// pwm_hw
module pwm_hw(
input clk,      			 
input reset,  			     
input red,                   
input green,                 
input blue,                  
output [19:0] Red_High_HW,   
output [19:0] Red_Low_HW,    
output [19:0] Green_High_HW, 
output [19:0] Green_Low_HW,  
output [19:0] Blue_High_HW,  
output [19:0] Blue_Low_HW    
             );
make LEC_CHECK=0 ABC_AREA=0 CAP_MARGIN=20 CELL_PAD_IN_SITES_DETAIL_PLACEMENT=2 CORE_ASPECT_RATIO=0.57 CORE_MARGIN=6 CORE_UTILIZATION=42 GPL_ROUTABILITY_DRIVEN=0 HOLD_SLACK_MARGIN=0.27 MAX_ROUTING_LAYER=met5 MIN_ROUTING_LAYER=met2 PLACE_DENSITY_LB_ADDON=0.01 SLEW_MARGIN=10 TNS_END_PERCENT=85 finish   # period 1.53 ns
run.sh (not shown) runs the stock make flow with config.mk's settings and CLKGATE_MAP_FILE=.
The first run aborted during clock tree synthesis (4_1_cts) on DPL-0033.
Then changed:
- ABC_AREA: 0 -> default
- CELL_PAD_IN_SITES_DETAIL_PLACEMENT: 2 -> default
- CORE_ASPECT_RATIO: 0.57 -> default
- CORE_MARGIN: 6 -> 2
- CORE_UTILIZATION: 42 -> 58
- CTS_CLUSTER_SIZE: default -> 40
- GPL_ROUTABILITY_DRIVEN: 0 -> default
- HOLD_SLACK_MARGIN: 0.27 -> default
- MAX_ROUTING_LAYER: met5 -> default
- MIN_ROUTING_LAYER: met2 -> default
- PLACE_DENSITY_LB_ADDON: 0.01 -> default
- SLEW_MARGIN: 10 -> 20
- TNS_END_PERCENT: 85 -> default
- clock period: 1.53 -> 0.992 ns (I/O delays scaled with it)
The new run died in clock tree synthesis (4_1_cts).
Die area came out lower by 35%.
Synthesized area is unchanged.
Synthesized cell count is unchanged.
Then changed:
- CORE_UTILIZATION: 58 -> 64
- CTS_CLUSTER_SIZE: 40 -> 31
- PLACE_DENSITY: default -> 0.6
- clock period: 0.992 -> 1.55 ns (I/O delays scaled with it)
What happened: Now the flow produced a layout that fails on setup timing. Die size goes down by 9.1%. Area after synthesis does not change. Synthesized cell count is unchanged.
Then changed:
- ABC_AREA: default -> 1
- CORE_ASPECT_RATIO: default -> 0.5
- CTS_CLUSTER_DIAMETER: default -> 222
- CTS_CLUSTER_SIZE: 31 -> 100
- TNS_END_PERCENT: default -> 10
- clock period: 1.55 -> 1.01 ns (I/O delays scaled with it)
Result: Now the flow failed in clock tree synthesis (4_1_cts); die area shrinks slightly; synthesized area shrinks by a few percent; synthesized cell count grows by a quarter to a third.

* * *

pwm_hw again, from the RTL that the note above started with.
Settings: LEC_CHECK=0, CAP_MARGIN=20, CORE_MARGIN=2, CORE_UTILIZATION=64, CTS_CLUSTER_SIZE=31, PLACE_DENSITY=0.6, SETUP_SLACK_MARGIN=0.31, SLEW_MARGIN=20; clock period 0.997 ns.
The starting point failed in 4_1_cts, error DPL-0038.
Change:
- CTS_CLUSTER_SIZE: 31 -> not set
- SETUP_SLACK_MARGIN: 0.31 -> 0.32
- clock period: 0.997 -> 1.04 ns (I/O delays scaled with it)
Outcome:
- The new run died in 4_1_cts on DPL-0038
- area after synthesis is unchanged
- die area stays the same
- synthesized cell count does not change
Change:
- CORE_UTILIZATION: 64 -> 40
- SETUP_SLACK_MARGIN: 0.32 -> not set
- clock period: 1.04 -> 1.79 ns (I/O delays scaled with it)
Effect: The new run produced a clean layout; die size climbs by well over a third; synthesized cell count does not change; synthesized area does not change.
Change:
- ABC_AREA: not set -> 1
- CORE_UTILIZATION: 40 -> 64
- clock period: 1.79 -> 2.43 ns (I/O delays scaled with it)
Effect:
- wire length went up by about 17%
- sequential power went down by 20%
- clock skew hardly moves
- sequential share of layout area went up by 2.9 points
- design area went down by 7.1%
- first-iteration DRC count went up to 4.5 times its value
- via count went up by 25%
- utilization went up by 29 points
- worst setup slack gets better by 0.38 ns
- combinational power went up by 97%
Change:
- ABC_AREA: 1 -> not set
- CORE_UTILIZATION: 64 -> 72
- SETUP_SLACK_MARGIN: not set -> 0.45
- clock period: 2.43 -> 1.55 ns (I/O delays scaled with it)
Result: The changed run did not get past 4_1_cts, error DPL-0038; die size decreases by 8.7%; synthesized area rose by 2.3%; synthesized cell count decreases by 23%.
Change:
- CORE_UTILIZATION: 72 -> 67
- CTS_CLUSTER_SIZE: not set -> 23
- SETUP_SLACK_MARGIN: 0.45 -> not set
- clock period: 1.55 -> 1.53 ns (I/O delays scaled with it)
This time the run finished with setup timing left.
Die size is higher by 7.2%.
Synthesized cell count is unchanged.
Synthesized area is unchanged.

* * *

== job 101 ==
pwm_hw again, from the RTL that the note above started with.
Settings: LEC_CHECK=0, ABC_AREA=1, CAP_MARGIN=20, CELL_PAD_IN_SITES_DETAIL_PLACEMENT=2, CORE_ASPECT_RATIO=0.57, CORE_MARGIN=6, CORE_UTILIZATION=20, CTS_CLUSTER_DIAMETER=363, CTS_CLUSTER_SIZE=32, GPL_ROUTABILITY_DRIVEN=0, HOLD_SLACK_MARGIN=0.27, MAX_ROUTING_LAYER=met5, MIN_ROUTING_LAYER=met1, PLACE_DENSITY_LB_ADDON=0.01, SLEW_MARGIN=0, TNS_END_PERCENT=90; clock period 1.53 ns.
Input-level comparison between job 102 and job 101:
- a change of CORE_UTILIZATION from 20 to 33
- a deleted GPL_ROUTABILITY_DRIVEN that had been 0
- an added PLACE_DENSITY of 0.6
- a deleted CORE_ASPECT_RATIO that had been 0.57
- a deleted CELL_PAD_IN_SITES_DETAIL_PLACEMENT that had been 2
- a change of SLEW_MARGIN from 0 to 20
- a deleted HOLD_SLACK_MARGIN that had been 0.27
- a deleted ABC_AREA that had been 1
- a deleted TNS_END_PERCENT that had been 90
- a deleted MAX_ROUTING_LAYER that had been met5
- a change of CORE_MARGIN from 6 to 2
- a deleted CTS_CLUSTER_SIZE that had been 32
- a deleted CTS_CLUSTER_DIAMETER that had been 363
- a deleted MIN_ROUTING_LAYER that had been met1
- a deleted PLACE_DENSITY_LB_ADDON that had been 0.01
- a change of the clock period (ns, I/O delays scaled along) from 1.53 to 1.79
- Going from job 101 to job 102, pin slew with the least headroom to its limit rose 0.036 ns; via count of the first global-routing pass fell 1758; multiplexer share of the synthesized area rose 17 points; chip area fell 42%; insertion delay at the late pin of the worst-skew pair about even.
- Taking job 101 as the reference point, the clock power of job 102 falls by 25%.
- Job 102 vs. job 101: portion of total power attributed to the clock network went up by 2.3 points.
- Relative to job 101, share of cell area taken by multi-input logic gates has gone up in job 102.
- Higher cts-stage hold buffer count goes to job 101 over job 102.
- Starting density of the core ends up higher on job 102.
- Job 102 has cell depth of the worst flop-to-flop path below what job 101 had.
--- input diff job 102..job 103 ---
- CTS_CLUSTER_SIZE newly set to 34
- MAX_ROUTING_LAYER newly set to met4
- CORE_UTILIZATION changed from 33 to 40
- the clock period (ns, I/O delays scaled along) changed from 1.79 to 2.41
### Flow results
Every run in the comparison, job 103 and job 102, completed the flow with a clean layout. Of the two values seen for timing startpoint of the critical path, Red.Count[8] was produced by job 103 and Green.Low_Count[1] by job 102. Looking at combinational cell fraction of total power, job 103 sits below job 102. In job 103, the path length in cells of the critical path came out 3 above the value in job 102. On switching part of the total power, the lower figure sits with job 103, not job 102.
Setup changes, job 103 to job 104
- MAX_ROUTING_LAYER removed (was met4)
- CTS_CLUSTER_SIZE removed (was 34)
- the clock period (ns, I/O delays scaled along) changed from 2.41 to 2.0
==> comparison <==
In the reports for job 103 and job 104, the larger switching share of power belongs to job 103.
Wire length after detailed routing sits higher in job 104 than in job 103.
Max number of fill cells across job 103 and job 104: job 104

* * *

Starting RTL as in the previous note.
==> flow/config.mk <==
export PLATFORM = sky130hd
export DESIGN_NAME = pwm_hw
export DESIGN_NICKNAME = pwm_hw
export VERILOG_FILES = /design/flow/design.v
export SDC_FILE = /design/flow/constraint.sdc
export NUM_CORES = 4
export LEC_CHECK = 0
export CAP_MARGIN = 20
export CORE_MARGIN = 2
export CORE_UTILIZATION = 72
export PLACE_DENSITY_LB_ADDON = 0.24
export SETUP_SLACK_MARGIN = -0.07
export SLEW_MARGIN = 20
==> flow/constraint.sdc <==
create_clock -name core_clock -period 1.32 [get_ports {clk}]
set_input_delay 0.2640 -clock core_clock [delete_from_list [all_inputs] [get_ports {clk}]]
set_output_delay 0.2640 -clock core_clock [all_outputs]
set_load 0.01 [all_outputs]
The starting point died in clock tree synthesis (4_1_cts) (DPL-0038).
Next try:
Settings changed: CORE_UTILIZATION 72 to 64, PLACE_DENSITY from default to 0.6, PLACE_DENSITY_LB_ADDON 0.24 to default, SETUP_SLACK_MARGIN -0.07 to default.
Clock period 1.32 ns to 1.55 ns, I/O delays scaled along.
After rerunning:
- With this change the flow ran to the end with violations: negative setup slack
- synthesized cell count does not change
- die size rises by 12%
- area after synthesis stays the same

* * *

pwm_hw again, from the RTL that the note above started with.
Settings: LEC_CHECK=0, CAP_MARGIN=20, CORE_ASPECT_RATIO=0.5, CORE_MARGIN=2, CORE_UTILIZATION=72, CTS_CLUSTER_DIAMETER=94, PLACE_DENSITY_LB_ADDON=0.04, SETUP_SLACK_MARGIN=0.38, SLEW_MARGIN=20, TNS_END_PERCENT=10; clock period 1.32 ns.
The baseline never finished: it broke off in 3_3_place_gp.
Next try:
CORE_ASPECT_RATIO = not set   (was 0.5)
CTS_CLUSTER_DIAMETER = 363   (was 94)
CTS_CLUSTER_SIZE = 33   (was not set)
PLACE_DENSITY_LB_ADDON = not set   (was 0.04)
SETUP_SLACK_MARGIN = not set   (was 0.38)
TNS_END_PERCENT = not set   (was 10)
clock period = 1.69 ns   (was 1.32 ns; I/O delays follow)
The new run ended with an error in 4_1_cts with DPL-0033. Die size goes down by 0.44%. Synthesized cell count is unchanged. Synthesized area does not change.
Next try:
ABC_AREA = 0   (was not set)
CTS_CLUSTER_DIAMETER = not set   (was 363)
CTS_CLUSTER_SIZE = 24   (was 33)
GPL_ROUTABILITY_DRIVEN = 0   (was not set)
MAX_ROUTING_LAYER = met4   (was not set)
PLACE_DENSITY = 0.6   (was not set)
SLEW_MARGIN = 25   (was 20)
TNS_END_PERCENT = 85   (was not set)
The changed run never finished: it broke off in 4_1_cts with DPL-0033.
Die size is unchanged.
Area after synthesis is unchanged.
Synthesized cell count does not change.
Next try:
CORE_UTILIZATION = 59   (was 72)
CTS_CLUSTER_SIZE = not set   (was 24)
SETUP_SLACK_MARGIN = 0.28   (was not set)
clock period = 0.992 ns   (was 1.69 ns; I/O delays follow)
=> The changed run aborted during 4_1_cts, error DPL-0038; die area climbs by about 20%; synthesized cell count stays the same; area after synthesis does not change.

* * *

pwm_hw again, from the RTL that the note above started with.
clock: 2.07 ns
lec_check: 0
cap_margin: 30
cell_pad_in_sites_detail_placement: 2
cell_pad_in_sites_global_placement: 1
core_margin: 2
core_utilization: 46
cts_cluster_size: 34
gpl_routability_driven: 0
hold_slack_margin: 0.07
max_routing_layer: met5
place_density: 0.47
slew_margin: 20
The first run aborted during clock tree synthesis (4_1_cts).
Next try:
==> flow/config.mk (replaced) <==
export PLATFORM = sky130hd
export DESIGN_NAME = pwm_hw
export DESIGN_NICKNAME = pwm_hw
export VERILOG_FILES = /design/flow/design.v
export SDC_FILE = /design/flow/constraint.sdc
export NUM_CORES = 4
export LEC_CHECK = 0
export CAP_MARGIN = 20
export CORE_MARGIN = 2
export CORE_UTILIZATION = 68
export CTS_CLUSTER_DIAMETER = 363
export CTS_CLUSTER_SIZE = 33
export SLEW_MARGIN = 20
==> flow/constraint.sdc (replaced) <==
create_clock -name core_clock -period 1.73 [get_ports {clk}]
set_input_delay 0.3460 -clock core_clock [delete_from_list [all_inputs] [get_ports {clk}]]
set_output_delay 0.3460 -clock core_clock [all_outputs]
set_load 0.01 [all_outputs]
Result: With this change the flow finished but fails on negative setup slack. Area after synthesis stays the same. Synthesized cell count stays the same. Die area went down by 31%.
Next try:
--- a/flow/config.mk
+++ b/flow/config.mk
@@ -9,5 +9,6 @@
 export CORE_MARGIN = 2
 export CORE_UTILIZATION = 68
-export CTS_CLUSTER_DIAMETER = 363
+export CTS_CLUSTER_DIAMETER = 25
 export CTS_CLUSTER_SIZE = 33
+export SETUP_SLACK_MARGIN = 0.46
 export SLEW_MARGIN = 20
=> The changed run aborted during clock tree synthesis (4_1_cts); area after synthesis is unchanged; die size is unchanged; synthesized cell count does not change.
Next try:
--- a/flow/config.mk
+++ b/flow/config.mk
@@ -8,7 +8,6 @@
 export CAP_MARGIN = 20
 export CORE_MARGIN = 2
-export CORE_UTILIZATION = 68
-export CTS_CLUSTER_DIAMETER = 25
-export CTS_CLUSTER_SIZE = 33
-export SETUP_SLACK_MARGIN = 0.46
+export CORE_UTILIZATION = 58
+export CTS_CLUSTER_SIZE = 40
+export SETUP_SLACK_MARGIN = 0.29
 export SLEW_MARGIN = 20
==> flow/constraint.sdc (replaced) <==
create_clock -name core_clock -period 0.992 [get_ports {clk}]
set_input_delay 0.1984 -clock core_clock [delete_from_list [all_inputs] [get_ports {clk}]]
set_output_delay 0.1984 -clock core_clock [all_outputs]
set_load 0.01 [all_outputs]
Outcome:
- The new run stopped in clock tree synthesis (4_1_cts)
- die area is higher by 17%
- area after synthesis stays the same
- synthesized cell count stays the same

* * *

run A:
pwm_hw again, from the RTL that the note above started with.
clock: 0.94 ns
lec_check: 0
abc_area: 1
cap_margin: 20
core_margin: 2
core_utilization: 72
cts_cluster_diameter: 243
cts_cluster_size: 72
max_routing_layer: met4
place_density_lb_addon: 0.01
setup_slack_margin: 0.27
slew_margin: 20
The log for run A ends in 3_5_place_dp with error DPL-0038, so the run never completed.
For run B, these inputs were changed with respect to run A:
Settings: CTS_CLUSTER_SIZE changed from 72 to 100; SETUP_SLACK_MARGIN removed (was 0.27); PLACE_DENSITY_LB_ADDON removed (was 0.01); MAX_ROUTING_LAYER removed (was met4); PLACE_DENSITY newly set to 0.4; CTS_CLUSTER_DIAMETER changed from 243 to 222; the clock period (ns, I/O delays scaled along) changed from 0.94 to 1.36.
==> comparison <==
- Run B did not finish; the tool stopped in 5_1_grt with error DPL-0038.
- On area share of and/or/nand/nor cells after synthesis, run B and run A are basically level.
- Between run B and run A, the weighted congestion at the end of routability-driven global placement does not differ in any meaningful way.
- Area after synthesis delta (run B -> run A): insignificant
- Taking run A as the reference, in run B sequential share of the synthesized area shows no meaningful change, cell count after synthesis roughly the same, core box area barely changed.
- As far as count of input and output buffers goes, run B and run A are indistinguishable; the numbers are identical.
- Comparing run B against run A, there is no change at all in initial core utilization.
- Summary of run B over run A: area fraction in full adders, half adders and majority gates has remained practically unchanged; average instance area after synthesis barely changed.
Input-level comparison between run C and run B:
Settings: ABC_AREA: 1 -> unset; PLACE_DENSITY_LB_ADDON: unset -> 0.05; PLACE_DENSITY: 0.4 -> unset; SETUP_SLACK_MARGIN: unset -> 0.38; CTS_CLUSTER_DIAMETER: 222 -> 94; the clock period (ns, I/O delays scaled along): 1.36 -> 1.32.
Results
Run C did not finish; a tool error ended it in 3_3_place_gp. Yosys chip area went up by a few percent going from run B to run C. From run B to run C the numbers moved as follows: xor and xnor area share after synthesis rose by 4.3 points; synthesized cell count shrank by 23%. Overall chip area ends up higher on run C. Placeable core region: run C worse than run B.
What run D does differently from run C at the input level:
Settings: CORE_UTILIZATION changed from 72 to 52; PLACE_DENSITY_LB_ADDON removed (was 0.05); CTS_CLUSTER_DIAMETER changed from 94 to 340; SETUP_SLACK_MARGIN removed (was 0.38); HOLD_SLACK_MARGIN newly set to -0.05; the clock period (ns, I/O delays scaled along) changed from 1.32 to 2.0.
Run C did not run to completion, as it errored out during 3_3_place_gp. Run D has completed all stages; timing, DRC and antenna checks passed. Run D vs. run C: die height saw an increase, die area saw an increase, core outline area saw an increase. In the flow results for run C and run D, the width of the die is larger on run D.
diff inputs: run D => run E
Settings: TNS_END_PERCENT: unset -> 20; CELL_PAD_IN_SITES_GLOBAL_PLACEMENT: unset -> 1; CORE_UTILIZATION: 52 -> 30; CORE_ASPECT_RATIO: unset -> 0.5.
### Flow results
- Run E vs run D on minimum clock period: run E is the higher one.
- Static leakage on run E is behind run D.
- Between run E and run D, layout-stage area growth over the synthesis result is higher for run E, run D comes in under that.
- Run E ended up with a higher routed wire length than run D did.
- Post-CTS clock slew at the launch and capture registers of the worst setup and hold paths: run E vs run D — no meaningful difference
- Delta (run E minus run D): vias after detailed routing fell by 1.8%; design area rose by 350 um2; met3 routed wirelength fell by 130 um; slew of the pin with the lowest slew margin fell by 0.12 ns.
- NOTE filler cell count run D->run E increased by more than 100%
- The number of instances in the synthesized netlist was comparable across run E and run D.
- The origin of the worst setup path comes out Green.High_Count[19]$_SDFFE_PN0P_ in one run and Red.Count[8]$_SDFF_PP0_ in the other, namely in run D and run E respectively.
Power figures rest on the tool's default switching activity, not on a simulated workload.
